==> design/flow/design.v <==
module uart_tx #(
    parameter BAUD_DIV = 434
) (
    input logic clk,
    input logic rst_n,
    input logic tx_start,
    input logic [7:0] data_in,
    output logic tx_busy,
    output logic tx
);
    logic [9:0] tx_shift;   
    logic [3:0] bit_count;
    logic [11:0] baud_counter;
    logic tx_active;
    always_ff @(posedge clk or negedge rst_n) begin
        if (!rst_n) begin
            tx_active <= 0;
            baud_counter <= 0;
            tx_busy <= 0;
            tx <= 1;   
        end else begin
            if (tx_start && !tx_active) begin
                tx_active <= 1;
                tx_shift <= {1'b1, data_in, 1'b0};   
                baud_counter <= BAUD_DIV;
                bit_count <= 0;
                tx_busy <= 1;
            end else if (tx_active) begin
                if (baud_counter == 0) begin
                    baud_counter <= BAUD_DIV;
                    tx <= tx_shift[0];   
                    tx_shift <= {1'b1, tx_shift[9:1]};   
                    bit_count <= bit_count + 1;
                    if (bit_count == 9) begin   
                        tx_active <= 0;
                        tx_busy <= 0;
                    end
                end else begin
                    baud_counter <= baud_counter - 1;
                end
            end
        end
    end
endmodule
module uart_rx #(
    parameter BAUD_DIV = 434   
) (
    input logic clk,
    input logic rst_n,
    input logic rx,
    output logic [7:0] data_out,
    output logic data_valid,
	 	output logic [7:0] leds
);
    logic [11:0] baud_counter;
    logic [3:0] bit_count;
    logic [7:0] rx_shift;
    logic rx_active;
    always_ff @(posedge clk or negedge rst_n) begin
        if (!rst_n) begin
            baud_counter <= 0;
            bit_count <= 0;
            rx_active <= 0;
            data_valid <= 0;
            rx_shift <= 8'b0;   
        end else begin
            if (!rx_active && !rx) begin
                rx_active <= 1;
                baud_counter <= BAUD_DIV / 2;
                bit_count <= 0;
                rx_shift <= 8'b0;   
            end else if (rx_active) begin
                if (baud_counter == 0) begin
                    baud_counter <= BAUD_DIV;
                    if (bit_count < 9) begin
                        rx_shift <= {rx, rx_shift[7:1]};   
                        bit_count <= bit_count + 1;
                    end else begin
                        rx_active <= 0;
                        data_out <= rx_shift;  
								leds <= rx_shift;
                        data_valid <= 1;
                    end
                end else begin
                    baud_counter <= baud_counter - 1;
                end
            end else begin
                data_valid <= 0;
            end
        end
    end
endmodule
module uart_edge_detection (
    input logic clk,           
    input logic rst_n,         
    input logic uart_rx,       
    output logic uart_tx,      
    output logic led_rx,       
    output logic led_tx,       
    output logic data_ready    
);
    parameter CLOCK_FREQ = 50000000;    
    parameter BAUD_RATE  = 115200;
    parameter BAUD_DIV   = CLOCK_FREQ / BAUD_RATE;
    parameter THRESHOLD  = 4;           
    logic [7:0] rx_data;
    logic rx_done;
    logic [7:0] processed_data;
    logic tx_start;
    logic tx_busy;
    logic [7:0] image_data [0:63];     
    logic [7:0] conv_result [0:35];    
    logic [5:0] rx_counter;            
    logic [5:0] tx_counter;            
    typedef enum logic [1:0] {IDLE, RECEIVE, PROCESS, SEND} state_t;
    state_t state, next_state;
    uart_rx #(
        .BAUD_DIV(BAUD_DIV)
    ) uart_receiver (
        .clk(clk),
        .rst_n(rst_n),
        .rx(uart_rx),
        .data_out(rx_data),
        .data_valid(rx_done)
    );
    uart_tx #(
        .BAUD_DIV(BAUD_DIV)
    ) uart_transmitter (
        .clk(clk),
        .rst_n(rst_n),
        .tx_start(tx_start),
        .data_in(processed_data),
        .tx_busy(tx_busy),
        .tx(uart_tx)
    );
    always_ff @(posedge clk or negedge rst_n) begin
        if (!rst_n)
            state <= IDLE;
        else
            state <= next_state;
    end
    always_comb begin
        case (state)
            IDLE:      next_state = (rx_done) ? RECEIVE : IDLE;
            RECEIVE:   next_state = (rx_counter == 6'd63 && rx_done) ? PROCESS : RECEIVE;
            PROCESS:   next_state = SEND;
            SEND:      next_state = (tx_counter == 6'd36 && !tx_busy) ? IDLE : SEND;
            default:   next_state = IDLE;
        endcase
    end
    always_ff @(posedge clk or negedge rst_n) begin
        if (!rst_n) begin
            rx_counter <= 6'd0;
        end else if ((state == IDLE || state == RECEIVE) && rx_done) begin
            image_data[rx_counter] <= rx_data;
            rx_counter <= rx_counter + 1;
        end else if (state == IDLE) begin
            rx_counter <= 6'd0;
        end
    end
    integer i, j, k, l;
    reg [3:0] sum;
    always_ff @(posedge clk or negedge rst_n) begin
        if (!rst_n) begin
            for (i = 0; i < 36; i = i + 1)
                conv_result[i] <= 8'd0;
        end else if (state == PROCESS) begin
            for (i = 0; i < 6; i = i + 1) begin
                for (j = 0; j < 6; j = j + 1) begin
                    sum = 0;
                    for (k = 0; k < 3; k = k + 1) begin
                        for (l = 0; l < 3; l = l + 1) begin
                            sum = sum + image_data[(i + k) * 8 + (j + l)][0];
                        end
                    end
                    conv_result[i * 6 + j] <= (sum >= THRESHOLD) ? 8'b1 : 8'b0;
                end
            end
        end
    end
    always_ff @(posedge clk or negedge rst_n) begin
        if (!rst_n) begin
            tx_counter <= 6'd0;
            tx_start <= 1'b0;
            processed_data <= 8'd0;
        end else if (state == SEND) begin
            if (!tx_busy && !tx_start) begin
                tx_start <= 1'b1;
                processed_data <= conv_result[tx_counter];
                tx_counter <= tx_counter + 1;
            end else if (tx_start && tx_busy) begin
                tx_start <= 1'b0;
            end
        end else begin
            tx_counter <= 6'd0;
            tx_start <= 1'b0;
        end
    end
    always_ff @(posedge clk or negedge rst_n) begin
        if (!rst_n) begin
            led_rx <= 1'b0;
            led_tx <= 1'b0;
            data_ready <= 1'b0;
        end else begin
            led_rx <= (state == RECEIVE) ? rx_done : 1'b0;
            led_tx <= (state == SEND) ? ~tx_busy : 1'b0;
            data_ready <= (state == SEND);  
        end
    end
endmodule
==> design/flow/run.sh <==
#!/bin/bash
# the make line also repeats each setting of config.mk as NAME=value (left out here)
make -C /OpenROAD-flow-scripts/flow DESIGN_CONFIG=/design/flow/config.mk WORK_HOME=/design/flow/orfs CLKGATE_MAP_FILE= finish
==> design/flow/config.mk <==
export PLATFORM = sky130hd
export DESIGN_NAME = uart_edge_detection
export DESIGN_NICKNAME = uart_edge_detection
export VERILOG_FILES = /design/flow/design.v
export SDC_FILE = /design/flow/constraint.sdc
export NUM_CORES = 4
export LEC_CHECK = 0
export CAP_MARGIN = 20
export CORE_MARGIN = 2
export CORE_UTILIZATION = 71
export CTS_CLUSTER_DIAMETER = 45
export PLACE_DENSITY_LB_ADDON = 0.25
export SLEW_MARGIN = 20
==> design/flow/constraint.sdc <==
create_clock -name core_clock -period 16.3 [get_ports {clk}]
set_input_delay 3.2600 -clock core_clock [delete_from_list [all_inputs] [get_ports {clk}]]
set_output_delay 3.2600 -clock core_clock [all_outputs]
set_load 0.01 [all_outputs]
==> results of run 1 <==
==> final cells by class <==
type | instances | area, µm² | area share (%)
clock inverter | 14 | 186 | 1.38
inverter | 227 | 852 | 6.32
clock buffer | 18 | 450 | 3.34
sequential | 176 | 4800 | 35.6
multi-input combinational | 781 | 6840 | 50.7
tap | 225 | 282 | 2.09
timing repair buffer | 8 | 72.6 | 0.538
==> stage by stage <==
stage          std cells  total power [mW]  hold slack (ns)
6_report            1449             0.984            0.467
3_3_place_gp        1417             0.548            0.445
5_1_grt             1449              1.01            0.473
3_5_place_dp        1417             0.551            0.456
2_1_floorplan       1220             0.535            0.411
4_1_cts             1449             0.986            0.467
==> routing by layer <==
metal  global-route usage, %  up-vias  routed length [µm]  share of wire [%]
li1                        -     4026                   -                  -
met1                    42.6     4327               11300                 41
met2                    51.7      357               13500                 49
met3                    6.48       69                1810                6.5
met4                    15.5        0                1210                4.3
met5                       0        -                   0                  0
==> out/README.md, run 1 <==
| Item | Reported | Unit |
|:---|:---|:---|
| Maximum ir drop on the vdd rail | 0.0000752 | V |
| Detailed-route vias per instance | 6.06 | - |
| Final HPWL from detailed placement | 19.6 | mm |
| Leakage power summed over all cells | 6.03 | nW |
| Portion of total power attributed to sequential cells | 50.5 | % |
| Grt total ovfl | 0 | - |
| Pins over their slew limit | 0 | - |
| Power density of the placed cells | 73.0 | mW/mm² |
| Main logic family after synthesis | adder cells | - |
| Async S/R FF share, synth | 55.7 | % |
| Final setup TNS | 0 | ns |
| Required arrival time at the worst endpoint | 13.04 | ns |
| Family with the most delay on the worst path | flip-flops | - |
| Primary FF master, synth | sky130_fd_sc_hd__dfrtp_1 | - |
| Area figure in the yosys stat output | 0.0126 | mm² |
| Warning total across the stage logs | 36 | - |
| Cell depth of the worst flop-to-flop path | 9 | - |
| Number of H-tree levels | 4 | - |
| Tot GR Track Use | 32.3 | % |
| Path type of the worst min-delay path | reg -> reg | - |
| Startpoint kind of the worst setup timing path | flop | - |
| Antenna Diode Count | 0 | - |
| Antenna violations before repair | 0 | - |
| Warnings from Yosys | 5 | - |
| CTS tree | yes | - |
| Maximum number of buffers from clock root to sink | 2 | - |
| Final Hold Viols | 0 | - |
| Post-CTS setup-driven buffer insertion count | 0 | - |
| Final net count | 1,446 | - |
| First-pass GRT wire length | 45.1 | mm |
| Floorplan row count | 48 | - |
| Reg-to-reg critical path startpoint | image_data[42] | - |
| Net Sw Frac | 24.9 | % |
| Worst Hold Path Cells | 2 | - |
| Mean cell area of the mapped netlist | 10.4 | µm² |
| Top pwr grp | registers | - |
| Yosys top cell by area | sky130_fd_sc_hd__dfrtp_1 | - |
| End of the worst register-to-register path | conv_result[31][0] | - |
| Last element of the critical path | uart_tx | - |
| Number of nets with antenna violations after routing | 0 | - |
| Root cell of the clock tree | sky130_fd_sc_hd__clkbuf_16 | - |
| Maximum single-stage delay on the critical path | 0.53 | ns |
| TritonCTS buffer count | 17 | - |
| Iteration-0 DRC Markers | 850 | - |
| Relative area change from synthesis to final layout | 6.70 | % |
| Hold Crit Start | uart_transmitter.tx | - |
| Reported max-cap violation count | 0 | - |
| Simple-Gate Area Share | 11.6 | % |
| Flops out of synthesis | 176 | - |
| Kind of end point of the critical path | output port | - |
| Vertical die dimension | 137 | µm |
| Max_slew headroom | 41.5 | % |
| Final period demand of the worst path | 4.76 | ns |
| Internal reg-to-reg setup slack | 12.44 | ns |
| Number of fillers in the final layout | 1,103 | - |
| Source of the critical timing path | uart_transmitter.tx | - |
| Total setup violations reported at the end of the flow | 0 | - |
| Chip area | 0.0189 | mm² |
| Count of flip-flops with a built-in enable after synthesis | 78 | - |
| Yosys stat cell total | 1,220 | - |
| Routability-driven placement congestion ratio | 0.858 | - |
| Non-Filler Cell Area, Final | 0.0135 | mm² |
| Arrival time at the worst endpoint | 1.50 | ns |
| Share of the synthesized netlist area taken by xor and xnor gates | 1.25 | % |
| P_clk | 0.441 | mW |
| Unrepaired setup endpoints after global routing | false | - |
| Clock slew at reported path FFs | 0.07 | ns |
| Crit-path max FO | 2 | - |
| Transition at the pin with the smallest max-transition slack | 0.878 | ns |
| Power Combinational | 0.0471 | mW |
| Initial core utilization | 72.8 | % |
| Cts repair resizes | 0 | - |
| Pin count of the biggest net entering global routing | 74 | - |
| Power attributed to sequential cells | 0.497 | mW |
| Area contributors post-synth | sky130_fd_sc_hd__dfrtp_1 (19%), sky130_fd_sc_hd__edfxtp_1 (19%), sky130_fd_sc_hd__fa_1 (17%), sky130_fd_sc_hd__ha_1 (12%), sky130_fd_sc_hd__inv_1 (6.7%) | - |
| Number of library cell types mapped by synthesis | 70 | - |
| Share of total power in the clock network | 44.8 | % |
| Highest attainable clock frequency | 210 | MHz |
| Share of the yosys chip area belonging to registers | 38.0 | % |
| Proportion of netlist area held by the largest area contributor | 19.0 | % |
| Cell-internal power | 0.739 | mW |
| Crit-path slowest cell | sky130_fd_sc_hd__dfstp_2 | - |
| Place WS | 11.36 | ns |
| Status | timing/DRC/antenna clean | - |
| Worst path cell trace | clkdlybuf4s50_1 | - |
| DRC Markers | 0 | - |
| Arithmetic-cell share of the synthesized area counting full adders, half adders and majority gates | 29.4 | % |
| Share of cell area taken by muxes after synthesis | 0.495 | % |
| Post-detailed-placement cell area | 0.0128 | mm² |
| Endpoint with the worst hold slack | uart_transmitter.tx | - |
| Die extent in x | 137 | µm |
| Post-synth net total | 1,455 | - |
| I/O pins | 7 | - |
| IO Port Bufs | 6 | - |
| Clock Latency Late Sink | 0.45 | ns |
| Critical path start-end classification | reg -> out | - |
| Synth cell count leaders | sky130_fd_sc_hd__inv_1 (227), sky130_fd_sc_hd__nor2_1 (140), sky130_fd_sc_hd__ha_1 (124), sky130_fd_sc_hd__fa_1 (108), sky130_fd_sc_hd__dfrtp_1 (96) | - |
| Area of the mapped netlist | 0.0126 | mm² |
| CP bufs+invs | 1 | - |
| TritonCTS sink count | 176 | - |
| CP Depth | 1 | - |
| Final Util | 77.7 | % |
| Part of the power in combinational logic | 4.8 | % |
| Sw Pwr | 0.245 | mW |
| Routed length per instance | 19.3 | µm |
| Clk_skew | 0.0171 | ns |
| Min setup slack post-route | 11.54 | ns |
| Via Count | 8,779 | - |
| Synthesized instance count | 1,220 | - |
| Period utilization | 29.2 | % |
| DRT Pass-1 Iters | 7 | - |
| Post-synthesis cell type with the largest instance count | sky130_fd_sc_hd__inv_1 | - |
| Count of hold-fix buffers inserted at cts | 0 | - |
| Total wirelength of the detailed-routed design | 27.9 | mm |
| And-or/or-and share of the synthesized area | 11.4 | % |
| Core area | 0.0174 | mm² |
| Vias in the first global route | 8,802 | - |
==> run 2, diff against run 1 <==
- ABC_AREA: unset -> 1
- CORE_UTILIZATION: 71 -> 72
- CTS_CLUSTER_DIAMETER: 45 -> 370
- CTS_CLUSTER_SIZE: unset -> 10
- PLACE_DENSITY_LB_ADDON: 0.25 -> unset
- SETUP_SLACK_MARGIN: unset -> 0.68
- clock period: 16.3 -> 3.19 ns (I/O delays scaled with it)
==> run 2 against run 1 <==
  * The layout now fails its checks (negative setup slack)
  * Clock power went up to 4.9 times the previous value
  * First-iteration DRC count grew 24%
  * Via count rose by 15%
  * Utilization rose by 7.6 points
  * Setup slack worse by 12 ns
  * Synthesized cell count grew 7.2%
  * Wire length up 22%
  * Sequential power rose to 4.7 times the previous value
  * Sequential cell count unchanged
  * Die area fell by 0.67%
  * Count of clock-buffer cells in the layout increased by 1
  * Critical endpoint is now conv_result[11][0]
==> out/README.md, run 2 <==
| Item | Reported | Unit |
|:---|:---|:---|
| Number of library cell types mapped by synthesis | 45 | - |
| Final HPWL from detailed placement | 21.4 | mm |
| Iteration-0 DRC Markers | 1,051 | - |
| Detailed-route vias per instance | 6.07 | - |
| Power attributed to sequential cells | 2.36 | mW |
| Core area | 0.0173 | mm² |
| Chip area | 0.0188 | mm² |
| Final net count | 1,657 | - |
| Leakage power summed over all cells | 7.27 | nW |
| Count of hold-fix buffers inserted at cts | 0 | - |
| Cell-internal power | 3.46 | mW |
| Root cell of the clock tree | sky130_fd_sc_hd__clkbuf_16 | - |
| Synthesized instance count | 1,308 | - |
| Family with the most delay on the worst path | adder cells | - |
| IO Port Bufs | 6 | - |
| Hold slack final | 0.369 | ns |
| Reported max-cap violation count | 0 | - |
| Vertical die dimension | 137 | µm |
| And-or/or-and share of the synthesized area | 9.36 | % |
| Min setup slack post-route | -0.0832 | ns |
| Source of the critical timing path | image_data[13] | - |
| Top pwr grp | registers | - |
| Warnings from Yosys | 5 | - |
| Cell depth of the worst flop-to-flop path | 10 | - |
| Sw Pwr | 1.09 | mW |
| Share of total power in the clock network | 47.1 | % |
| Pins over their slew limit | 0 | - |
| Transition at the pin with the smallest max-transition slack | 1.02 | ns |
| Number of nets with antenna violations after routing | 0 | - |
| Number of fillers in the final layout | 916 | - |
| Critical path start-end classification | reg -> reg | - |
| Fin cells | 1,660 | - |
| Post-detailed-placement cell area | 0.0132 | mm² |
| Mean cell area of the mapped netlist | 9.73 | µm² |
| Yosys top cell by area | sky130_fd_sc_hd__dfrtp_1 | - |
| Clock Latency Late Sink | 0.45 | ns |
| Area contributors post-synth | sky130_fd_sc_hd__dfrtp_1 (19%), sky130_fd_sc_hd__edfxtp_1 (18%), sky130_fd_sc_hd__fa_1 (17%), sky130_fd_sc_hd__ha_1 (12%), sky130_fd_sc_hd__inv_1 (8.6%) | - |
| Maximum number of buffers from clock root to sink | 2 | - |
| Vias in the first global route | 9,928 | - |
| Total setup violations reported at the end of the flow | 4 | - |
| Highest attainable clock frequency | 306 | MHz |
| CP Depth | 10 | - |
| Crit-path slowest cell | sky130_fd_sc_hd__fa_1 | - |
| Via Count | 10,100 | - |
| End of the worst register-to-register path | conv_result[11][0] | - |
| Simple-Gate Area Share | 12.9 | % |
| Yosys stat cell total | 1,308 | - |
| Total wirelength of the detailed-routed design | 34.1 | mm |
| Number of H-tree levels | 4 | - |
| Startpoint kind of the worst setup timing path | flop | - |
| Relative area change from synthesis to final layout | 15.9 | % |
| Part of the power in combinational logic | 1.0 | % |
| Share of the synthesized netlist area taken by xor and xnor gates | 0.757 | % |
| Antenna violations before repair | 1 | - |
| TritonCTS sink count | 176 | - |
| First-pass GRT wire length | 52.1 | mm |
| Count of flip-flops with a built-in enable after synthesis | 78 | - |
| Kind of end point of the critical path | flop | - |
| I/O pins | 7 | - |
| Proportion of netlist area held by the largest area contributor | 18.9 | % |
| Status | complete, but fails checks | - |
| Antenna Diode Count | 0 | - |
| Non-Filler Cell Area, Final | 0.0148 | mm² |
| Post-synthesis cell type with the largest instance count | sky130_fd_sc_hd__inv_1 | - |
| Grt total ovfl | 0 | - |
| Placed Instances | 1,547 | - |
| Worst path cell trace | inv_2 -> fa_1 -> fa_1 -> fa_1 -> inv_2 -> ha_4 -> a21o_1 -> a211oi_2 -> buf_4 -> o21ai_2 | - |
| Synth cell count leaders | sky130_fd_sc_hd__inv_1 (291), sky130_fd_sc_hd__nor2_1 (139), sky130_fd_sc_hd__ha_1 (124), sky130_fd_sc_hd__nand2_1 (124), sky130_fd_sc_hd__fa_1 (108) | - |
| Routability-driven placement congestion ratio | 0.865 | - |
| P_clk | 2.14 | mW |
| Floorplan row count | 48 | - |
| Most Frequent Cell on Critical Path | sky130_fd_sc_hd__fa_1 | - |
| Final Hold Viols | 0 | - |
| Internal reg-to-reg setup slack | -0.08 | ns |
| Routed length per instance | 20.5 | µm |
| Flops out of synthesis | 176 | - |
| Crit-path max FO | 4 | - |
| Last element of the critical path | conv_result[11][0] | - |
| Tot GR Track Use | 37.2 | % |
| Area of the mapped netlist | 0.0127 | mm² |
| Unrepaired setup endpoints after global routing | true | - |
| DRT Pass-1 Iters | 7 | - |
| Period utilization | 103 | % |
| CP bufs+invs | 3 | - |
| Violated checks | negative setup slack | - |
| Main logic family after synthesis | adder cells | - |
| Arrival time at the worst endpoint | 3.56 | ns |
| Power density of the placed cells | 308 | mW/mm² |
| Power Combinational | 0.0462 | mW |
| Maximum ir drop on the vdd rail | 0.000404 | V |
| DRC Markers | 0 | - |
| Clk_skew | 0.0140 | ns |
| Final period demand of the worst path | 3.27 | ns |
| Portion of total power attributed to sequential cells | 51.9 | % |
| Clock slew at reported path FFs | 0.08 | ns |
| Pin count of the biggest net entering global routing | 65 | - |
| Warning total across the stage logs | 41 | - |
| Share of the yosys chip area belonging to registers | 37.7 | % |
| Reg-to-reg critical path startpoint | image_data[13] | - |
| Area figure in the yosys stat output | 0.0127 | mm² |
| Net Sw Frac | 24.0 | % |
| Arithmetic-cell share of the synthesized area counting full adders, half adders and majority gates | 29.2 | % |
| Final setup TNS | -0.226 | ns |
| Primary FF master, synth | sky130_fd_sc_hd__dfrtp_1 | - |
| Post-synth net total | 1,543 | - |
| Max_slew headroom | 31.7 | % |
| TritonCTS buffer count | 17 | - |
| Async S/R FF share, synth | 55.7 | % |
| Initial core utilization | 73.6 | % |
| Path type of the worst min-delay path | in -> async | - |
| Share of cell area taken by muxes after synthesis | 0.0885 | % |
| Required arrival time at the worst endpoint | 3.48 | ns |
| CTS tree | yes | - |
| Maximum single-stage delay on the critical path | 0.63 | ns |
| Die extent in x | 137 | µm |
==> run 2: what timing repair did <==
| item | 4_1_cts | 5_1_grt |
|---|---|---|
| gates resized | 57 | 39 |
| endpoints found under the setup margin | 36 | 36 |
| pin swaps | 17 | 30 |
| setup buffers | 64 | 17 |
==> run 2: stage by stage <==
stage / setup WS [ns] / total power [mW] / utilization, %
3_5_place_dp: 0.0607 / 2.46 / 76.6
6_report: -0.0832 / 4.55 / 85.3
2_1_floorplan: 0.405 / 2.42 / -
3_3_place_gp: 0.137 / 2.45 / 76.6
5_1_grt: -0.109 / 4.64 / 85.3
4_1_cts: 0.110 / 4.54 / 83.8
==> run 2: cell type report <==
type	instances	area (µm²)	share of cell area (%)
inverters	298	1170	7.96
repair buffers	126	1000	6.80
multi-input cells	803	6910	46.8
flip-flops and latches	176	4800	32.5
well taps	225	282	1.91
clock buffers	19	454	3.08
clock inverters	13	136	0.925
==> run 2: routing by layer <==
metal  wire, µm  share of wire [%]  vias up  global-route usage [%]
met3       3010                8.8      127                    8.74
met5         11              0.032        -                       0
met2      16800                 49      531                    60.3
met1      13000                 38     4964                    49.9
li1           -                  -     4460                       -
met4       1290                3.8        2                    12.3
==> run 3, diff against run 2 <==
- CTS_CLUSTER_DIAMETER: 370 -> 364
- CTS_CLUSTER_SIZE: 10 -> 72
- PLACE_DENSITY_LB_ADDON: unset -> 0.06
- SETUP_SLACK_MARGIN: 0.68 -> 0.93
- TNS_END_PERCENT: unset -> 5
==> run 3 against run 2 <==
  * Now clean on timing, DRC and antenna
  * Setup slack improved by 0.13 ns
  * Power rose by 0.63%
  * Non-clock buffer count fell by 62
  * Hold slack got worse by 0.11 ns
  * Synthesized area did not move
  * Die area did not move
  * Count of clock-buffer cells in the layout fell by 1
  * Largest power group unchanged
==> out/README.md, run 3 <==
| Item | Reported | Unit |
|:---|:---|:---|
| Status | timing/DRC/antenna clean | - |
| Synth cell count leaders | sky130_fd_sc_hd__inv_1 (291), sky130_fd_sc_hd__nor2_1 (139), sky130_fd_sc_hd__ha_1 (124), sky130_fd_sc_hd__nand2_1 (124), sky130_fd_sc_hd__fa_1 (108) | - |
| Fin cells | 1,598 | - |
| Chip area | 0.0188 | mm² |
| Area figure in the yosys stat output | 0.0127 | mm² |
| Clock Latency Late Sink | 0.45 | ns |
| Flops out of synthesis | 176 | - |
| Unrepaired setup endpoints after global routing | true | - |
| Maximum single-stage delay on the critical path | 0.50 | ns |
| Internal reg-to-reg setup slack | 0.05 | ns |
| P_clk | 2.17 | mW |
| Routed length per instance | 18.7 | µm |
| Last element of the critical path | conv_result[10][0] | - |
| Share of the synthesized netlist area taken by xor and xnor gates | 0.757 | % |
| Power density of the placed cells | 326 | mW/mm² |
| Maximum ir drop on the vdd rail | 0.000367 | V |
| Min setup slack post-route | 0.0499 | ns |
| Final period demand of the worst path | 3.14 | ns |
| Primary FF master, synth | sky130_fd_sc_hd__dfrtp_1 | - |
| Transition at the pin with the smallest max-transition slack | 0.883 | ns |
| Core area | 0.0173 | mm² |
| TritonCTS buffer count | 17 | - |
| Net Sw Frac | 23.8 | % |
| Final net count | 1,595 | - |
| Number of nets with antenna violations after routing | 0 | - |
| Pin count of the biggest net entering global routing | 65 | - |
| Number of H-tree levels | 4 | - |
| Routability-driven placement congestion ratio | 0.904 | - |
| Iteration-0 DRC Markers | 880 | - |
| Startpoint kind of the worst setup timing path | flop | - |
| Crit-path slowest cell | sky130_fd_sc_hd__fa_1 | - |
| Clk_skew | 0.0118 | ns |
| Kind of end point of the critical path | flop | - |
| Most Frequent Cell on Critical Path | sky130_fd_sc_hd__fa_1 | - |
| Post-synthesis cell type with the largest instance count | sky130_fd_sc_hd__inv_1 | - |
| Share of cell area taken by muxes after synthesis | 0.0885 | % |
| Highest attainable clock frequency | 318 | MHz |
| Area of combinational cells with multiple inputs | 0.00670 | mm² |
| CP Depth | 10 | - |
| Place WS | 0.0363 | ns |
| Cell depth of the worst flop-to-flop path | 10 | - |
| Family with the most delay on the worst path | adder cells | - |
| Critical path start-end classification | reg -> reg | - |
| Reg-to-reg critical path startpoint | image_data[13] | - |
| Number of fillers in the final layout | 1,048 | - |
| First-pass GRT wire length | 47.4 | mm |
| Worst path cell trace | inv_4 -> fa_1 -> fa_1 -> fa_1 -> inv_1 -> ha_1 -> a21o_1 -> a211oi_2 -> buf_4 -> o21ai_0 | - |
| Relative area change from synthesis to final layout | 10.4 | % |
| Crit-path max FO | 4 | - |
| Overall power of the completed layout | 4.58 | mW |
| Tot GR Track Use | 33.7 | % |
| Main logic family after synthesis | adder cells | - |
| Final HPWL from detailed placement | 21.0 | mm |
| Required arrival time at the worst endpoint | 3.47 | ns |
| Clock slew at reported path FFs | 0.07 | ns |
| Share of total power in the clock network | 47.4 | % |
| Simple-Gate Area Share | 12.9 | % |
| Period utilization | 98.4 | % |
| Yosys top cell by area | sky130_fd_sc_hd__dfrtp_1 | - |
| Arrival time at the worst endpoint | 3.42 | ns |
| Top pwr grp | registers | - |
| Power Combinational | 0.0456 | mW |
| Mean cell area of the mapped netlist | 9.73 | µm² |
| Yosys stat cell total | 1,308 | - |
| Warnings from Yosys | 5 | - |
| Pins over their slew limit | 0 | - |
| Cell-internal power | 3.49 | mW |
| Portion of total power attributed to sequential cells | 51.6 | % |
| Total wirelength of the detailed-routed design | 29.9 | mm |
| Path type of the worst min-delay path | in -> async | - |
| Async S/R FF share, synth | 55.7 | % |
| Reported max-cap violation count | 0 | - |
| Max_slew headroom | 41.1 | % |
| Detailed-route vias per instance | 5.88 | - |
| Vias in the first global route | 9,503 | - |
| TritonCTS sink count | 176 | - |
| Total setup violations reported at the end of the flow | 0 | - |
| Placed Instances | 1,547 | - |
| End of the worst register-to-register path | conv_result[10][0] | - |
| Initial core utilization | 73.6 | % |
| Final Hold Viols | 0 | - |
| Number of library cell types mapped by synthesis | 45 | - |
| Area contributors post-synth | sky130_fd_sc_hd__dfrtp_1 (19%), sky130_fd_sc_hd__edfxtp_1 (18%), sky130_fd_sc_hd__fa_1 (17%), sky130_fd_sc_hd__ha_1 (12%), sky130_fd_sc_hd__inv_1 (8.6%) | - |
| Antenna Diode Count | 0 | - |
| Synthesized instance count | 1,308 | - |
| Part of the power in combinational logic | 1.0 | % |
| Root cell of the clock tree | sky130_fd_sc_hd__clkbuf_16 | - |
| Area of the mapped netlist | 0.0127 | mm² |
| Antenna violations before repair | 0 | - |
| Grt total ovfl | 0 | - |
| Leakage power summed over all cells | 6.94 | nW |
| Sw Pwr | 1.09 | mW |
| IO Port Bufs | 6 | - |
| Count of flip-flops with a built-in enable after synthesis | 78 | - |
| Post-synth net total | 1,543 | - |
| Register area | 0.00480 | mm² |
| Proportion of netlist area held by the largest area contributor | 18.9 | % |
| I/O pins | 7 | - |
| Floorplan row count | 48 | - |
| Share of the yosys chip area belonging to registers | 37.7 | % |
| Source of the critical timing path | image_data[13] | - |
| And-or/or-and share of the synthesized area | 9.36 | % |
| Maximum number of buffers from clock root to sink | 2 | - |
| Warning total across the stage logs | 39 | - |
| DRC Markers | 0 | - |
| Via Count | 9,389 | - |
| CP bufs+invs | 3 | - |
| CTS tree | yes | - |
| Die extent in x | 137 | µm |
| Count of hold-fix buffers inserted at cts | 0 | - |
| Vertical die dimension | 137 | µm |
| Power attributed to sequential cells | 2.36 | mW |
| Arithmetic-cell share of the synthesized area counting full adders, half adders and majority gates | 29.2 | % |
| DRT Pass-1 Iters | 5 | - |
-- run 3: metal layers --
metal	track usage [%]	vias to the layer above	wire, µm
li1	-	4339	-
met1	44.2	4632	12300
met2	55.1	356	14600
met3	7.63	62	2250
met4	12.9	0	782
met5	0	-	0
-- run 3: cell type report --
type	count	area share (%)
multi-input combinational	803	47.7
clock buffer	18	3.05
timing repair buffer	64	3.59
sequential	176	34.1
tap	225	2.00
clock inverter	14	1.20
inverter	298	8.28
-- run 3: timing repair --
item,CTS,global route
pin swaps,2,3
gates resized,5,13
setup buffers,10,9
gates cloned,0,0
setup endpoints to repair,36,36
-- run 3: per-stage QoR --
stage	setup TNS [ns]	utilization (%)	hold WS [ns]	cell area (µm²)
3_5_place_dp	0	76.6	0.432	13200
6_report	0	81.2	0.261	14000
5_1_grt	-0.0507	81.2	0.293	14000
4_1_cts	0	80.6	0.262	13900
3_3_place_gp	0	76.6	0.439	13200
2_1_floorplan	0	-	0.342	12800
==> run 4, diff against run 3 <==
- ABC_AREA: 1 -> unset
- CORE_UTILIZATION: 72 -> 40
- CTS_CLUSTER_DIAMETER: 364 -> unset
- CTS_CLUSTER_SIZE: 72 -> unset
- PLACE_DENSITY_LB_ADDON: 0.06 -> unset
- SETUP_SLACK_MARGIN: 0.93 -> unset
- TNS_END_PERCENT: 5 -> unset
- clock period: 3.19 -> 4.89 ns (I/O delays scaled with it)
==> run 4 against run 3 <==
  * Die area increased by 76%
  * Clock skew increased by 0.0038 ns
  * Critical path depth decreased by 1
  * Register-to-register slack improved by 1.4 ns
  * Cell count increased by 1.9%
  * Hold slack improved by 0.19 ns
  * Wire length decreased by 7.8%
==> out/README.md, run 4 <==
| Item | Reported | Unit |
|:---|:---|:---|
| Status | timing/DRC/antenna clean | - |
| Source of the critical timing path | image_data[28] | - |
| Net Sw Frac | 25.6 | % |
| IO Port Bufs | 6 | - |
| Share of cell area taken by muxes after synthesis | 0.495 | % |
| Register area | 0.00480 | mm² |
| Final period demand of the worst path | 3.40 | ns |
| Most Frequent Cell on Critical Path | sky130_fd_sc_hd__fa_1 | - |
| Final net count | 1,448 | - |
| Hold Crit Start | uart_receiver.rx_shift[0] | - |
| Chip area | 0.0330 | mm² |
| Yosys stat cell total | 1,220 | - |
| End of the worst register-to-register path | conv_result[22][0] | - |
| Number of library cell types mapped by synthesis | 70 | - |
| TritonCTS sink count | 176 | - |
| Simple-Gate Area Share | 11.6 | % |
| Reg-to-reg critical path startpoint | image_data[28] | - |
| Kind of end point of the critical path | flop | - |
| Arrival time at the worst endpoint | 3.70 | ns |
| Unrepaired setup endpoints after global routing | false | - |
| Main logic family after synthesis | adder cells | - |
| Clock slew at reported path FFs | 0.08 | ns |
| Reported max-cap violation count | 0 | - |
| CTS tree | yes | - |
| Total wirelength of the detailed-routed design | 27.5 | mm |
| Iteration-0 DRC Markers | 585 | - |
| Area contributors post-synth | sky130_fd_sc_hd__dfrtp_1 (19%), sky130_fd_sc_hd__edfxtp_1 (19%), sky130_fd_sc_hd__fa_1 (17%), sky130_fd_sc_hd__ha_1 (12%), sky130_fd_sc_hd__inv_1 (6.7%) | - |
| Highest attainable clock frequency | 294 | MHz |
| Share of the yosys chip area belonging to registers | 38.0 | % |
| CP Depth | 9 | - |
| Post-synthesis cell type with the largest instance count | sky130_fd_sc_hd__inv_1 | - |
| Top pwr grp | registers | - |
| DRC Markers | 0 | - |
| Portion of total power attributed to sequential cells | 52.6 | % |
| Power density of the placed cells | 231 | mW/mm² |
| Arithmetic-cell share of the synthesized area counting full adders, half adders and majority gates | 29.4 | % |
| Proportion of netlist area held by the largest area contributor | 19.0 | % |
| Initial core utilization | 40.4 | % |
| Path type of the worst min-delay path | reg -> reg | - |
| Cell-internal power | 2.34 | mW |
| Final Util | 43.6 | % |
| Relative area change from synthesis to final layout | 7.93 | % |
| Count of hold-fix buffers inserted at cts | 0 | - |
| Grt total ovfl | 0 | - |
| Post-synth net total | 1,455 | - |
| Flops out of synthesis | 176 | - |
| Warnings from Yosys | 5 | - |
| Final HPWL from detailed placement | 20.2 | mm |
| Number of fillers in the final layout | 2,939 | - |
| Cts repair resizes | 0 | - |
| Via Count | 8,368 | - |
| Tot GR Track Use | 18.0 | % |
| I/O pins | 7 | - |
| Count of flip-flops with a built-in enable after synthesis | 78 | - |
| P_clk | 1.34 | mW |
| Share of the synthesized netlist area taken by xor and xnor gates | 1.25 | % |
| Crit-path slowest cell | sky130_fd_sc_hd__fa_1 | - |
| Fin cells | 1,628 | - |
| Final Hold Viols | 0 | - |
| Antenna Diode Count | 0 | - |
| Startpoint kind of the worst setup timing path | flop | - |
| Area of combinational cells with multiple inputs | 0.00684 | mm² |
| First-pass GRT wire length | 46.2 | mm |
| Yosys top cell by area | sky130_fd_sc_hd__dfrtp_1 | - |
| Post-CTS setup-driven buffer insertion count | 0 | - |
| Power Combinational | 0.154 | mW |
| Warning total across the stage logs | 36 | - |
| Sw Pwr | 0.805 | mW |
| Area figure in the yosys stat output | 0.0126 | mm² |
| CP bufs+invs | 2 | - |
| Part of the power in combinational logic | 4.9 | % |
| Leakage power summed over all cells | 6.02 | nW |
| Maximum number of buffers from clock root to sink | 2 | - |
| Detailed-route vias per instance | 5.14 | - |
| Pin count of the biggest net entering global routing | 74 | - |
| Routability-driven placement congestion ratio | 0.796 | - |
| Number of H-tree levels | 4 | - |
| Root cell of the clock tree | sky130_fd_sc_hd__clkbuf_16 | - |
| Total setup violations reported at the end of the flow | 0 | - |
| Internal reg-to-reg setup slack | 1.49 | ns |
| Number of nets with antenna violations after routing | 0 | - |
| Synthesized instance count | 1,220 | - |
| Worst path cell trace | inv_1 -> fa_1 -> fa_1 -> fa_1 -> inv_1 -> ha_1 -> a21o_1 -> a211oi_1 -> a21oi_1 | - |
| Antenna violations before repair | 0 | - |
| Share of total power in the clock network | 42.5 | % |
| Family with the most delay on the worst path | adder cells | - |
| Worst Hold Path Cells | 0 | - |
| Primary FF master, synth | sky130_fd_sc_hd__dfrtp_1 | - |
| Placed Instances | 1,596 | - |
| DRT Pass-1 Iters | 6 | - |
| Floorplan row count | 65 | - |
| Core area | 0.0313 | mm² |
| Vias in the first global route | 8,709 | - |
| Critical path start-end classification | reg -> reg | - |
| Mean cell area of the mapped netlist | 10.4 | µm² |
| TritonCTS buffer count | 17 | - |
| Power attributed to sequential cells | 1.65 | mW |
| Area of the mapped netlist | 0.0126 | mm² |
| Cell depth of the worst flop-to-flop path | 9 | - |
| Clk_skew | 0.0156 | ns |
| Maximum single-stage delay on the critical path | 0.51 | ns |
| Async S/R FF share, synth | 55.7 | % |
| Final setup TNS | 0 | ns |
| Crit-path max FO | 7 | - |
| Last element of the critical path | conv_result[22][0] | - |
| Maximum ir drop on the vdd rail | 0.000280 | V |
| Synth cell count leaders | sky130_fd_sc_hd__inv_1 (227), sky130_fd_sc_hd__nor2_1 (140), sky130_fd_sc_hd__ha_1 (124), sky130_fd_sc_hd__fa_1 (108), sky130_fd_sc_hd__dfrtp_1 (96) | - |
| Endpoint with the worst hold slack | uart_receiver.data_out[0] | - |
| Period utilization | 69.6 | % |
| Required arrival time at the worst endpoint | 5.18 | ns |
| Pins over their slew limit | 0 | - |
| Transition at the pin with the smallest max-transition slack | 0.913 | ns |
| Die extent in x | 182 | µm |
| Routed length per instance | 16.9 | µm |
| And-or/or-and share of the synthesized area | 11.4 | % |
| Max_slew headroom | 39.1 | % |
| Clock Latency Late Sink | 0.44 | ns |
| Vertical die dimension | 182 | µm |
-- run 4: per-stage QoR --
step	hold slack (ns)	power, mW	instance area, µm²	setup WS (ns)
floorplan	0.411	1.78	12600	1.90
global placement	0.430	1.83	13100	1.54
detailed placement	0.440	1.84	13100	1.47
CTS	0.459	3.19	13600	1.47
global route	0.472	3.27	13600	1.31
finish	0.454	3.14	13600	1.49
-- run 4: per-layer routing --
| layer | routed length (µm) | part of all wire [%] | global-route usage, % | up-vias |
|---|---|---|---|---|
| li1 | - | - | - | 4025 |
| met1 | 13400 | 49 | 25.4 | 4205 |
| met2 | 12900 | 47 | 29.1 | 125 |
| met3 | 925 | 3.4 | 3.11 | 13 |
| met4 | 286 | 1.0 | 4.16 | 0 |
| met5 | 0 | 0 | 0 | - |
-- run 4: cell type report --
class	instances	share of cell area (%)
clock inverter	13	0.844
timing repair buffer	10	0.642
multi-input combinational	781	50.1
inverter	227	6.25
sequential	176	35.2
tap	402	3.69
clock buffer	19	3.25
==> run 5, diff against run 4 <==
- CORE_UTILIZATION: 40 -> 72
- clock period: 4.89 -> 5.67 ns (I/O delays scaled with it)
==> run 5 against run 4 <==
  * Count of clock-buffer cells in the layout rose by 2
  * Clock power fell by about 10%
  * Utilization rose by 34 points
  * Largest cell class unchanged
  * Critical path depth did not move
  * Global-route usage rose by 15 points
  * Cell area fell by 1.4%
  * Non-clock buffer count did not move
  * Sequential share of layout area rose by 0.49 points
  * Combinational power fell by about 10%
==> out/README.md, run 5 <==
| Item | Reported | Unit |
|:---|:---|:---|
| Critical path start-end classification | reg -> reg | - |
| Last element of the critical path | conv_result[22][0] | - |
| Required arrival time at the worst endpoint | 5.96 | ns |
| Total wirelength of the detailed-routed design | 28.7 | mm |
| I/O pins | 7 | - |
| Cell-internal power | 2.09 | mW |
| Routability-driven placement congestion ratio | 0.829 | - |
| Number of library cell types mapped by synthesis | 70 | - |
| Synthesized instance count | 1,220 | - |
| Startpoint kind of the worst setup timing path | flop | - |
| Maximum ir drop on the vdd rail | 0.000220 | V |
| Register area | 0.00480 | mm² |
| Count of hold-fix buffers inserted at cts | 0 | - |
| Transition at the pin with the smallest max-transition slack | 0.916 | ns |
| Post-CTS setup-driven buffer insertion count | 0 | - |
| Power Combinational | 0.138 | mW |
| Post-synthesis cell type with the largest instance count | sky130_fd_sc_hd__inv_1 | - |
| And-or/or-and share of the synthesized area | 11.4 | % |
| CTS tree | yes | - |
| Source of the critical timing path | image_data[36] | - |
| Detailed-route vias per instance | 6.12 | - |
| Number of H-tree levels | 4 | - |
| Die extent in x | 136 | µm |
| Area figure in the yosys stat output | 0.0126 | mm² |
| Place WS | 2.33 | ns |
| Via Count | 8,884 | - |
| Warning total across the stage logs | 38 | - |
| Max_slew headroom | 38.9 | % |
| Sw Pwr | 0.680 | mW |
| P_clk | 1.21 | mW |
| End of the worst register-to-register path | conv_result[22][0] | - |
| Crit-path slowest cell | sky130_fd_sc_hd__fa_1 | - |
| Share of the yosys chip area belonging to registers | 38.0 | % |
| TritonCTS sink count | 176 | - |
| Share of total power in the clock network | 43.6 | % |
| Primary FF master, synth | sky130_fd_sc_hd__dfrtp_1 | - |
| Share of the synthesized netlist area taken by xor and xnor gates | 1.25 | % |
| Part of the power in combinational logic | 5.0 | % |
| Final HPWL from detailed placement | 20.2 | mm |
| CP bufs+invs | 2 | - |
| Antenna violations before repair | 0 | - |
| Endpoint with the worst hold slack | uart_transmitter.tx | - |
| Relative area change from synthesis to final layout | 6.45 | % |
| DRT Pass-1 Iters | 7 | - |
| Status | timing/DRC/antenna clean | - |
| Power attributed to sequential cells | 1.43 | mW |
| Final period demand of the worst path | 3.43 | ns |
| Hold Crit Start | uart_transmitter.tx_shift[0] | - |
| Initial core utilization | 73.3 | % |
| CP Depth | 9 | - |
| Worst Hold Path Cells | 2 | - |
| Mean cell area of the mapped netlist | 10.4 | µm² |
| Vias in the first global route | 9,014 | - |
| Top pwr grp | registers | - |
| Highest attainable clock frequency | 291 | MHz |
| Floorplan row count | 48 | - |
| Unrepaired setup endpoints after global routing | false | - |
| Pin count of the biggest net entering global routing | 65 | - |
| Vertical die dimension | 136 | µm |
| Family with the most delay on the worst path | adder cells | - |
| Arrival time at the worst endpoint | 3.73 | ns |
| Iteration-0 DRC Markers | 847 | - |
| Worst path cell trace | inv_1 -> fa_1 -> fa_1 -> fa_1 -> inv_1 -> ha_1 -> a21o_1 -> a211oi_1 -> a21oi_1 | - |
| Antenna Diode Count | 0 | - |
| Min setup slack post-route | 2.24 | ns |
| Maximum number of buffers from clock root to sink | 2 | - |
| Arithmetic-cell share of the synthesized area counting full adders, half adders and majority gates | 29.4 | % |
| Number of fillers in the final layout | 1,151 | - |
| Main logic family after synthesis | adder cells | - |
| Core area | 0.0172 | mm² |
| Count of flip-flops with a built-in enable after synthesis | 78 | - |
| Clock slew at reported path FFs | 0.07 | ns |
| Reg-to-reg critical path startpoint | image_data[36] | - |
| Cts repair resizes | 0 | - |
| Power density of the placed cells | 206 | mW/mm² |
| Period utilization | 60.6 | % |
| Post-synth net total | 1,455 | - |
| Proportion of netlist area held by the largest area contributor | 19.0 | % |
| Final Hold Viols | 0 | - |
| Final setup TNS | 0 | ns |
| Area contributors post-synth | sky130_fd_sc_hd__dfrtp_1 (19%), sky130_fd_sc_hd__edfxtp_1 (19%), sky130_fd_sc_hd__fa_1 (17%), sky130_fd_sc_hd__ha_1 (12%), sky130_fd_sc_hd__inv_1 (6.7%) | - |
| Kind of end point of the critical path | flop | - |
| Net Sw Frac | 24.5 | % |
| Async S/R FF share, synth | 55.7 | % |
| Chip area | 0.0186 | mm² |
| Yosys top cell by area | sky130_fd_sc_hd__dfrtp_1 | - |
| Tot GR Track Use | 33.3 | % |
| IO Port Bufs | 6 | - |
| DRC Markers | 0 | - |
| Grt total ovfl | 0 | - |
| Flops out of synthesis | 176 | - |
| Area of combinational cells with multiple inputs | 0.00684 | mm² |
| Routed length per instance | 19.8 | µm |
| Clock Latency Late Sink | 0.44 | ns |
| Yosys stat cell total | 1,220 | - |
| Cell depth of the worst flop-to-flop path | 9 | - |
| Root cell of the clock tree | sky130_fd_sc_hd__clkbuf_16 | - |
| Synth cell count leaders | sky130_fd_sc_hd__inv_1 (227), sky130_fd_sc_hd__nor2_1 (140), sky130_fd_sc_hd__ha_1 (124), sky130_fd_sc_hd__fa_1 (108), sky130_fd_sc_hd__dfrtp_1 (96) | - |
| TritonCTS buffer count | 17 | - |
| Total setup violations reported at the end of the flow | 0 | - |
| Number of nets with antenna violations after routing | 0 | - |
| Reported max-cap violation count | 0 | - |
| Pins over their slew limit | 0 | - |
| Path type of the worst min-delay path | reg -> reg | - |
| Share of cell area taken by muxes after synthesis | 0.495 | % |
| Simple-Gate Area Share | 11.6 | % |
| Internal reg-to-reg setup slack | 2.24 | ns |
| Maximum single-stage delay on the critical path | 0.54 | ns |
| First-pass GRT wire length | 46.3 | mm |
| Clk_skew | 0.0143 | ns |
| Most Frequent Cell on Critical Path | sky130_fd_sc_hd__fa_1 | - |
| Area of the mapped netlist | 0.0126 | mm² |
| Final net count | 1,448 | - |
| Leakage power summed over all cells | 6.03 | nW |
| Crit-path max FO | 7 | - |
| Portion of total power attributed to sequential cells | 51.5 | % |
| Warnings from Yosys | 5 | - |
run 5: area by class of cell:
type	count	share of cell area (%)
multi-input combinational	781	50.8
sequential	176	35.7
inverter	227	6.34
clock buffer	21	3.58
tap	225	2.09
clock inverter	11	0.819
timing repair buffer	10	0.651
run 5: metal layers:
metal | vias up | routed length [µm] | global-route usage (%)
li1 | 4017 | - | -
met1 | 4417 | 11900 | 46.2
met2 | 381 | 13600 | 52.6
met3 | 69 | 2310 | 6.30
met4 | 0 | 853 | 12.4
met5 | - | 0 | 0
run 5: metrics by stage:
step                      hold WS (ns)  utilization (%)  instance area [µm²]  power [mW]  instances
after floorplan                  0.411                -                12600        1.54       1220
after global placement           0.431             74.6                12900        1.58       1419
after detailed placement         0.434             74.6                12900        1.59       1419
after CTS                        0.451             78.0                13400        2.78       1451
after global routing             0.466             78.0                13400        2.85       1451
final                            0.443             78.0                13400        2.77       1451
==> run 6, diff against run 5 <==
- CAP_MARGIN: 20 -> 35
- CELL_PAD_IN_SITES_DETAIL_PLACEMENT: unset -> 0
- CELL_PAD_IN_SITES_GLOBAL_PLACEMENT: unset -> 0
- CORE_UTILIZATION: 72 -> 66
- CTS_CLUSTER_DIAMETER: unset -> 240
- CTS_CLUSTER_SIZE: unset -> 55
- HOLD_SLACK_MARGIN: unset -> 0.11
- MAX_ROUTING_LAYER: unset -> met4
- SETUP_SLACK_MARGIN: unset -> 0.12
- clock period: 5.67 -> 5.61 ns (I/O delays scaled with it)
==> run 6 against run 5 <==
  * Power increased by 2.8%
  * Largest cell class unchanged
  * Cell area grew 0.33%
  * Critical endpoint is now conv_result[19][0]
  * Clock skew fell by 0.0045 ns
  * Largest power group unchanged
  * Utilization decreased by 6.1 points
  * Highest routed layer unchanged
==> out/README.md, run 6 <==
| Item | Reported | Unit |
|:---|:---|:---|
| Family with the most delay on the worst path | adder cells | - |
| Net Sw Frac | 24.2 | % |
| Share of cell area taken by muxes after synthesis | 0.495 | % |
| Via Count | 8,466 | - |
| Floorplan row count | 50 | - |
| CP bufs+invs | 2 | - |
| Cell depth of the worst flop-to-flop path | 9 | - |
| Primary FF master, synth | sky130_fd_sc_hd__dfrtp_1 | - |
| Count of hold-fix buffers inserted at cts | 0 | - |
| CTS tree | yes | - |
| Total wirelength of the detailed-routed design | 26.9 | mm |
| Cts repair resizes | 0 | - |
| Mean cell area of the mapped netlist | 10.4 | µm² |
| Leakage power summed over all cells | 6.03 | nW |
| P_clk | 1.28 | mW |
| Min setup slack post-route | 2.18 | ns |
| Share of total power in the clock network | 44.8 | % |
| Antenna Diode Count | 0 | - |
| Vias in the first global route | 8,535 | - |
| Flops out of synthesis | 176 | - |
| Required arrival time at the worst endpoint | 5.88 | ns |
| Post-detailed-placement cell area | 0.0129 | mm² |
| Core area | 0.0188 | mm² |
| Post-synth net total | 1,455 | - |
| DRC Markers | 0 | - |
| Share of the synthesized netlist area taken by xor and xnor gates | 1.25 | % |
| Arithmetic-cell share of the synthesized area counting full adders, half adders and majority gates | 29.4 | % |
| CP Depth | 9 | - |
| Status | timing/DRC/antenna clean | - |
| Root cell of the clock tree | sky130_fd_sc_hd__clkbuf_16 | - |
| Clk_skew | 0.00981 | ns |
| Number of nets with antenna violations after routing | 0 | - |
| DRT Pass-1 Iters | 5 | - |
| Clock Latency Late Sink | 0.44 | ns |
| Antenna violations before repair | 0 | - |
| Worst Hold Path Cells | 0 | - |
| Most Frequent Cell on Critical Path | sky130_fd_sc_hd__fa_1 | - |
| Final setup TNS | 0 | ns |
| TritonCTS sink count | 176 | - |
| Non-Filler Cell Area, Final | 0.0135 | mm² |
| Warnings from Yosys | 5 | - |
| Iteration-0 DRC Markers | 557 | - |
| Power density of the placed cells | 211 | mW/mm² |
| Synthesized instance count | 1,220 | - |
| Grt total ovfl | 0 | - |
| TritonCTS buffer count | 17 | - |
| Final HPWL from detailed placement | 19.5 | mm |
| Transition at the pin with the smallest max-transition slack | 0.855 | ns |
| Proportion of netlist area held by the largest area contributor | 19.0 | % |
| Number of H-tree levels | 4 | - |
| Hold Crit Start | uart_receiver.rx_shift[0] | - |
| Routability-driven placement congestion ratio | 0.839 | - |
| End of the worst register-to-register path | conv_result[19][0] | - |
| Max_slew headroom | 43.0 | % |
| Top pwr grp | registers | - |
| Count of flip-flops with a built-in enable after synthesis | 78 | - |
| Kind of end point of the critical path | flop | - |
| Place WS | 2.25 | ns |
| Endpoint with the worst hold slack | uart_receiver.data_out[0] | - |
| Initial core utilization | 67.3 | % |
| Power Combinational | 0.133 | mW |
| Part of the power in combinational logic | 4.7 | % |
| Area contributors post-synth | sky130_fd_sc_hd__dfrtp_1 (19%), sky130_fd_sc_hd__edfxtp_1 (19%), sky130_fd_sc_hd__fa_1 (17%), sky130_fd_sc_hd__ha_1 (12%), sky130_fd_sc_hd__inv_1 (6.7%) | - |
| I/O pins | 7 | - |
| Post-CTS setup-driven buffer insertion count | 0 | - |
| Final net count | 1,448 | - |
| Warning total across the stage logs | 38 | - |
| Maximum number of buffers from clock root to sink | 2 | - |
| Area of the mapped netlist | 0.0126 | mm² |
| Reg-to-reg critical path startpoint | image_data[26] | - |
| Power attributed to sequential cells | 1.44 | mW |
| Main logic family after synthesis | adder cells | - |
| Number of library cell types mapped by synthesis | 70 | - |
| Arrival time at the worst endpoint | 3.70 | ns |
| Reported max-cap violation count | 0 | - |
| Maximum ir drop on the vdd rail | 0.000199 | V |
| Simple-Gate Area Share | 11.6 | % |
| Crit-path slowest cell | sky130_fd_sc_hd__fa_1 | - |
| Startpoint kind of the worst setup timing path | flop | - |
| Post-synthesis cell type with the largest instance count | sky130_fd_sc_hd__inv_1 | - |
| Period utilization | 61.2 | % |
| Yosys top cell by area | sky130_fd_sc_hd__dfrtp_1 | - |
| Pins over their slew limit | 0 | - |
| Tot GR Track Use | 30.0 | % |
| Routed length per instance | 18.4 | µm |
| Relative area change from synthesis to final layout | 6.79 | % |
| Cell-internal power | 2.16 | mW |
| And-or/or-and share of the synthesized area | 11.4 | % |
| Share of the yosys chip area belonging to registers | 38.0 | % |
| Critical path start-end classification | reg -> reg | - |
| Die extent in x | 142 | µm |
| Last element of the critical path | conv_result[19][0] | - |
| Final Hold Viols | 0 | - |
| Async S/R FF share, synth | 55.7 | % |
| Sw Pwr | 0.690 | mW |
| Internal reg-to-reg setup slack | 2.18 | ns |
| Path type of the worst min-delay path | reg -> reg | - |
| Detailed-route vias per instance | 5.80 | - |
| Portion of total power attributed to sequential cells | 50.6 | % |
| Synth cell count leaders | sky130_fd_sc_hd__inv_1 (227), sky130_fd_sc_hd__nor2_1 (140), sky130_fd_sc_hd__ha_1 (124), sky130_fd_sc_hd__fa_1 (108), sky130_fd_sc_hd__dfrtp_1 (96) | - |
| Yosys stat cell total | 1,220 | - |
| Hold slack final | 0.450 | ns |
| Worst path cell trace | inv_1 -> fa_1 -> fa_1 -> fa_1 -> inv_1 -> ha_1 -> a21o_1 -> a211oi_1 -> a21oi_1 | - |
| Total setup violations reported at the end of the flow | 0 | - |
| Area figure in the yosys stat output | 0.0126 | mm² |
| Clock slew at reported path FFs | 0.07 | ns |
| Unrepaired setup endpoints after global routing | false | - |
| Vertical die dimension | 142 | µm |
| Source of the critical timing path | image_data[26] | - |
| Highest attainable clock frequency | 291 | MHz |
| Final period demand of the worst path | 3.43 | ns |
| IO Port Bufs | 6 | - |
| Pin count of the biggest net entering global routing | 74 | - |
| Crit-path max FO | 7 | - |
| Maximum single-stage delay on the critical path | 0.53 | ns |
| First-pass GRT wire length | 45.1 | mm |
| Chip area | 0.0203 | mm² |
==> run 6: final cells by class <==
cell class,instances,area (µm²)
repair buffers,10,87.6
flip-flops and latches,176,4800
multi-input cells,781,6840
fillers,1369,5280
inverters,227,852
well taps,234,293
clock inverters,14,195
clock buffers,18,429
==> run 6: stage by stage <==
stage | util (%) | power (mW) | cells
after global placement | 68.6 | 1.60 | 1428
after floorplan | - | 1.55 | 1220
after detailed placement | 68.6 | 1.60 | 1428
after CTS | 71.9 | 2.87 | 1460
final | 71.9 | 2.85 | 1460
after global routing | 71.9 | 2.95 | 1460
==> run 6: layer usage <==
metal | wire [µm] | global-route usage, % | vias up
met4 | 545 | 7.76 | 0
met3 | 1420 | 4.91 | 46
met5 | 0 | - | -
met1 | 12600 | 43.5 | 4170
li1 | - | - | 4023
met2 | 12400 | 44.9 | 227
==> run 7, diff against run 6 <==
- CORE_UTILIZATION: 66 -> 70
- CTS_CLUSTER_SIZE: 55 -> unset
- HOLD_SLACK_MARGIN: 0.11 -> unset
- MAX_ROUTING_LAYER: met4 -> unset
- PLACE_DENSITY_LB_ADDON: unset -> 0.28
- SETUP_SLACK_MARGIN: 0.12 -> unset
- clock period: 5.61 -> 3.37 ns (I/O delays scaled with it)
==> run 7 against run 6 <==
  * Utilization increased by 4.7 points
  * Setup slack got worse by 2.0 ns
  * First-iteration DRC count increased by 48%
  * Via count increased by 5.6%
  * Count of clock-buffer cells in the layout decreased by 1
  * Sequential share of layout area decreased by 0.46 points
  * Global-route usage increased by 1.8 points
  * Synthesized area unchanged
  * Synthesized cell count unchanged
  * Die area decreased by 5.6%
  * Cell area increased by 1.3%
  * Combinational power increased by 71%
  * Critical path type unchanged
==> out/README.md, run 7 <==
| Item | Reported | Unit |
|:---|:---|:---|
| Net Sw Frac | 25.8 | % |
| Chip area | 0.0191 | mm² |
| Non-Filler Cell Area, Final | 0.0137 | mm² |
| Internal reg-to-reg setup slack | 0.13 | ns |
| Area figure in the yosys stat output | 0.0126 | mm² |
| Required arrival time at the worst endpoint | 3.68 | ns |
| DRC Markers | 0 | - |
| Cell depth of the worst flop-to-flop path | 10 | - |
| Number of library cell types mapped by synthesis | 70 | - |
| Reported max-cap violation count | 0 | - |
| Clock slew at reported path FFs | 0.07 | ns |
| Post-CTS setup-driven buffer insertion count | 0 | - |
| Sw Pwr | 1.17 | mW |
| Highest attainable clock frequency | 309 | MHz |
| Grt total ovfl | 0 | - |
| Area of the mapped netlist | 0.0126 | mm² |
| Path type of the worst min-delay path | in -> async | - |
| Maximum single-stage delay on the critical path | 0.59 | ns |
| TritonCTS buffer count | 17 | - |
| Via Count | 8,943 | - |
| Status | timing/DRC/antenna clean | - |
| Final setup TNS | 0 | ns |
| Synthesized instance count | 1,220 | - |
| Detailed-route vias per instance | 6.00 | - |
| Vertical die dimension | 138 | µm |
| Pins over their slew limit | 0 | - |
| Share of the yosys chip area belonging to registers | 38.0 | % |
| CP bufs+invs | 3 | - |
| Crit-path slowest cell | sky130_fd_sc_hd__fa_1 | - |
| Last element of the critical path | conv_result[34][0] | - |
| Worst path cell trace | inv_1 -> buf_4 -> fa_1 -> fa_1 -> fa_1 -> inv_1 -> ha_1 -> a21o_1 -> a211oi_1 -> a21oi_1 | - |
| Final net count | 1,482 | - |
| DRT Pass-1 Iters | 7 | - |
| Post-detailed-placement cell area | 0.0131 | mm² |
| Async S/R FF share, synth | 55.7 | % |
| Unrepaired setup endpoints after global routing | false | - |
| Routed length per instance | 19.2 | µm |
| Critical path start-end classification | reg -> reg | - |
| Initial core utilization | 70.8 | % |
| End of the worst register-to-register path | conv_result[34][0] | - |
| TritonCTS sink count | 176 | - |
| Die extent in x | 138 | µm |
| Yosys stat cell total | 1,220 | - |
| Startpoint kind of the worst setup timing path | flop | - |
| Power density of the placed cells | 332 | mW/mm² |
| Total wirelength of the detailed-routed design | 28.5 | mm |
| Reg-to-reg critical path startpoint | image_data[44] | - |
| Routability-driven placement congestion ratio | 0.891 | - |
| Area contributors post-synth | sky130_fd_sc_hd__dfrtp_1 (19%), sky130_fd_sc_hd__edfxtp_1 (19%), sky130_fd_sc_hd__fa_1 (17%), sky130_fd_sc_hd__ha_1 (12%), sky130_fd_sc_hd__inv_1 (6.7%) | - |
| Warning total across the stage logs | 36 | - |
| Most Frequent Cell on Critical Path | sky130_fd_sc_hd__fa_1 | - |
| Proportion of netlist area held by the largest area contributor | 19.0 | % |
| Pin count of the biggest net entering global routing | 65 | - |
| Primary FF master, synth | sky130_fd_sc_hd__dfrtp_1 | - |
| Synth cell count leaders | sky130_fd_sc_hd__inv_1 (227), sky130_fd_sc_hd__nor2_1 (140), sky130_fd_sc_hd__ha_1 (124), sky130_fd_sc_hd__fa_1 (108), sky130_fd_sc_hd__dfrtp_1 (96) | - |
| Power attributed to sequential cells | 2.40 | mW |
| Root cell of the clock tree | sky130_fd_sc_hd__clkbuf_16 | - |
| Top pwr grp | registers | - |
| Maximum number of buffers from clock root to sink | 2 | - |
| Warnings from Yosys | 5 | - |
| Cell-internal power | 3.37 | mW |
| Overall power of the completed layout | 4.54 | mW |
| Final Hold Viols | 0 | - |
| P_clk | 1.91 | mW |
| Family with the most delay on the worst path | adder cells | - |
| Maximum ir drop on the vdd rail | 0.000461 | V |
| Period utilization | 96.0 | % |
| Share of the synthesized netlist area taken by xor and xnor gates | 1.25 | % |
| Crit-path max FO | 6 | - |
| Final period demand of the worst path | 3.24 | ns |
| Final HPWL from detailed placement | 20.6 | mm |
| Kind of end point of the critical path | flop | - |
| Iteration-0 DRC Markers | 823 | - |
| Number of H-tree levels | 4 | - |
| Clock Latency Late Sink | 0.43 | ns |
| Arrival time at the worst endpoint | 3.55 | ns |
| Yosys top cell by area | sky130_fd_sc_hd__dfrtp_1 | - |
| Flops out of synthesis | 176 | - |
| Simple-Gate Area Share | 11.6 | % |
| Main logic family after synthesis | adder cells | - |
| Arithmetic-cell share of the synthesized area counting full adders, half adders and majority gates | 29.4 | % |
| And-or/or-and share of the synthesized area | 11.4 | % |
| Number of nets with antenna violations after routing | 0 | - |
| Vias in the first global route | 9,612 | - |
| Count of flip-flops with a built-in enable after synthesis | 78 | - |
| Mean cell area of the mapped netlist | 10.4 | µm² |
| Core area | 0.0178 | mm² |
| Transition at the pin with the smallest max-transition slack | 0.814 | ns |
| CTS tree | yes | - |
| Share of total power in the clock network | 42.1 | % |
| Source of the critical timing path | image_data[44] | - |
| Post-synth net total | 1,455 | - |
| Total setup violations reported at the end of the flow | 0 | - |
| Leakage power summed over all cells | 6.19 | nW |
| Max_slew headroom | 45.7 | % |
| Post-synthesis cell type with the largest instance count | sky130_fd_sc_hd__inv_1 | - |
| IO Port Bufs | 6 | - |
| First-pass GRT wire length | 47.9 | mm |
| Share of cell area taken by muxes after synthesis | 0.495 | % |
| Power Combinational | 0.228 | mW |
| Part of the power in combinational logic | 5.0 | % |
| Clk_skew | 0.00928 | ns |
| Floorplan row count | 49 | - |
| Relative area change from synthesis to final layout | 8.19 | % |
| Portion of total power attributed to sequential cells | 52.9 | % |
| CP Depth | 10 | - |
| I/O pins | 7 | - |
| Tot GR Track Use | 31.8 | % |
| Antenna violations before repair | 0 | - |
run 7: area by class of cell:
class / count / area [µm²]
Sequential cell: 176 / 4800
Antenna cell: 1 / 2.50
Fill cell: 1120 / 4170
Clock inverter: 15 / 124
Tap cell: 229 / 287
Multi-Input combinational cell: 781 / 6840
Inverter: 227 / 852
Timing Repair Buffer: 44 / 343
Clock buffer: 17 / 425
run 7: routing by layer:
metal	track usage (%)	wire length [µm]	vias to the layer above
met5	0	0	-
met4	13.4	950	0
met3	7.31	1850	83
met2	52.3	14000	341
met1	41.2	11700	4428
li1	-	-	4091
run 7: repair_timing:
action | CTS | global route
hold endpoints to repair | 0 | 0
setup endpoints to repair | 0 | 1
hold buffers | 0 | 0
resized | 0 | 1
run 7: per-stage QoR:
step / instances / utilization (%) / setup WS [ns] / hold slack (ns)
2_1_floorplan: 1220 / - / 0.377 / 0.378
3_3_place_gp: 1457 / 73.5 / 0.278 / 0.431
3_5_place_dp: 1457 / 73.5 / 0.158 / 0.440
4_1_cts: 1489 / 76.6 / 0.143 / 0.167
5_1_grt: 1489 / 76.6 / 0.0492 / 0.195
6_report: 1490 / 76.6 / 0.135 / 0.179
==> run 8, diff against run 7 <==
- ABC_AREA: unset -> 1
- CAP_MARGIN: 35 -> 20
- CELL_PAD_IN_SITES_DETAIL_PLACEMENT: 0 -> unset
- CELL_PAD_IN_SITES_GLOBAL_PLACEMENT: 0 -> unset
- CORE_ASPECT_RATIO: unset -> 1.91
- CORE_MARGIN: 2 -> 7
- CORE_UTILIZATION: 70 -> 63
- CTS_CLUSTER_DIAMETER: 240 -> 285
- CTS_CLUSTER_SIZE: unset -> 99
- PLACE_DENSITY_LB_ADDON: 0.28 -> unset
- SETUP_SLACK_MARGIN: unset -> 5.0
- TNS_END_PERCENT: unset -> 20
- clock period: 3.37 -> 20.0 ns (I/O delays scaled with it)
==> run 8 against run 7 <==
  * Largest power group unchanged
  * Critical path depth fell by 7
  * Hold slack gained 0.30 ns
  * Critical path type is now in -> reg
  * Sequential share of layout area is 0.29 points higher
  * Clock power fell by 83%
  * Synthesized cell count up 7.2%
  * Via count decreased by 3.0%
  * Power fell by 84%
  * Sequential power decreased by 84%
  * Sequential cell count unchanged
  * Utilization fell by 7.9 points
  * Still clean on timing, DRC and antenna
==> out/README.md, run 8 <==
| Item | Reported | Unit |
|:---|:---|:---|
| Family with the most delay on the worst path | simple AND/OR/NAND/NOR gates | - |
| P_clk | 0.321 | mW |
| Main logic family after synthesis | adder cells | - |
| Flops out of synthesis | 176 | - |
| Warnings from Yosys | 5 | - |
| Count of hold-fix buffers inserted at cts | 0 | - |
| Pin count of the biggest net entering global routing | 74 | - |
| Grt total ovfl | 0 | - |
| Arrival time at the worst endpoint | 5.60 | ns |
| Initial core utilization | 64.5 | % |
| Cell-internal power | 0.550 | mW |
| Net Sw Frac | 21.9 | % |
| Unrepaired setup endpoints after global routing | false | - |
| Yosys stat cell total | 1,308 | - |
| Status | timing/DRC/antenna clean | - |
| Leakage power summed over all cells | 6.69 | nW |
| Die extent in x | 117 | µm |
| Share of the synthesized netlist area taken by xor and xnor gates | 0.757 | % |
| Critical path start-end classification | in -> reg | - |
| Startpoint kind of the worst setup timing path | input port | - |
| CP Depth | 3 | - |
| Arithmetic-cell share of the synthesized area counting full adders, half adders and majority gates | 29.2 | % |
| Power density of the placed cells | 52.0 | mW/mm² |
| Worst Hold Path Cells | 1 | - |
| Relative area change from synthesis to final layout | 6.51 | % |
| Share of cell area taken by muxes after synthesis | 0.0885 | % |
| Post-synth net total | 1,543 | - |
| Final setup TNS | 0 | ns |
| Clk_skew | 0.00883 | ns |
| And-or/or-and share of the synthesized area | 9.36 | % |
| Part of the power in combinational logic | 1.0 | % |
| Fin cells | 1,577 | - |
| Area figure in the yosys stat output | 0.0127 | mm² |
| TritonCTS buffer count | 17 | - |
| Post-synthesis cell type with the largest instance count | sky130_fd_sc_hd__inv_1 | - |
| Overall power of the completed layout | 0.705 | mW |
| Routed length per instance | 17.9 | µm |
| Final Util | 68.7 | % |
| Mean cell area of the mapped netlist | 9.73 | µm² |
| Highest attainable clock frequency | 180 | MHz |
| Iteration-0 DRC Markers | 507 | - |
| Required arrival time at the worst endpoint | 20.06 | ns |
| Reg-to-reg critical path startpoint | image_data[27] | - |
| Hold Crit Start | uart_receiver.data_valid | - |
| Total wirelength of the detailed-routed design | 28.3 | mm |
| Core area | 0.0197 | mm² |
| CTS tree | yes | - |
| Sw Pwr | 0.155 | mW |
| Maximum single-stage delay on the critical path | 0.82 | ns |
| TritonCTS sink count | 176 | - |
| Crit-path slowest cell | sky130_fd_sc_hd__nor2_1 | - |
| Placed Instances | 1,544 | - |
| Final net count | 1,543 | - |
| Antenna violations before repair | 0 | - |
| Number of nets with antenna violations after routing | 0 | - |
| DRT Pass-1 Iters | 5 | - |
| Count of flip-flops with a built-in enable after synthesis | 78 | - |
| Detailed-route vias per instance | 5.50 | - |
| Total setup violations reported at the end of the flow | 0 | - |
| First-pass GRT wire length | 46.5 | mm |
| Share of total power in the clock network | 45.5 | % |
| Post-detailed-placement cell area | 0.0130 | mm² |
| Source of the critical timing path | rst_n | - |
| Endpoint with the worst hold slack | state[0] | - |
| Chip area | 0.0246 | mm² |
| Number of library cell types mapped by synthesis | 45 | - |
| Post-CTS setup-driven buffer insertion count | 0 | - |
| Area of the mapped netlist | 0.0127 | mm² |
| Warning total across the stage logs | 38 | - |
| Vertical die dimension | 210 | µm |
| Worst path cell trace | buf_4 -> inv_1 -> nor2_1 | - |
-- run 8: through the flow --
stage	worst slack (ns)	hold slack, ns
2_1_floorplan	14.93	0.423
3_3_place_gp	13.98	0.465
3_5_place_dp	13.93	0.464
4_1_cts	14.40	0.489
5_1_grt	14.28	0.503
6_report	14.45	0.483
-- run 8: cell type report --
| cell class | instances | area, µm² | share of cell area (%) |
|---|---|---|---|
| Antenna cell | 1 | 2.50 | 0.0185 |
| Clock buffer | 18 | 429 | 3.17 |
| Clock inverter | 14 | 130 | 0.960 |
| Inverter | 298 | 1120 | 8.25 |
| Multi-Input combinational cell | 803 | 6650 | 49.1 |
| Sequential cell | 176 | 4800 | 35.4 |
| Tap cell | 255 | 319 | 2.35 |
| Timing Repair Buffer | 12 | 103 | 0.757 |
-- run 8: per-layer routing --
layer,track usage [%],up-vias,wire length (µm)
met2,47.5,161,16000
met1,25.5,4218,10200
met5,0,-,0
met4,13.7,0,1410
met3,2.95,73,643
li1,-,4227,-
No activity file was given, so power comes from the tool's default toggle rates.
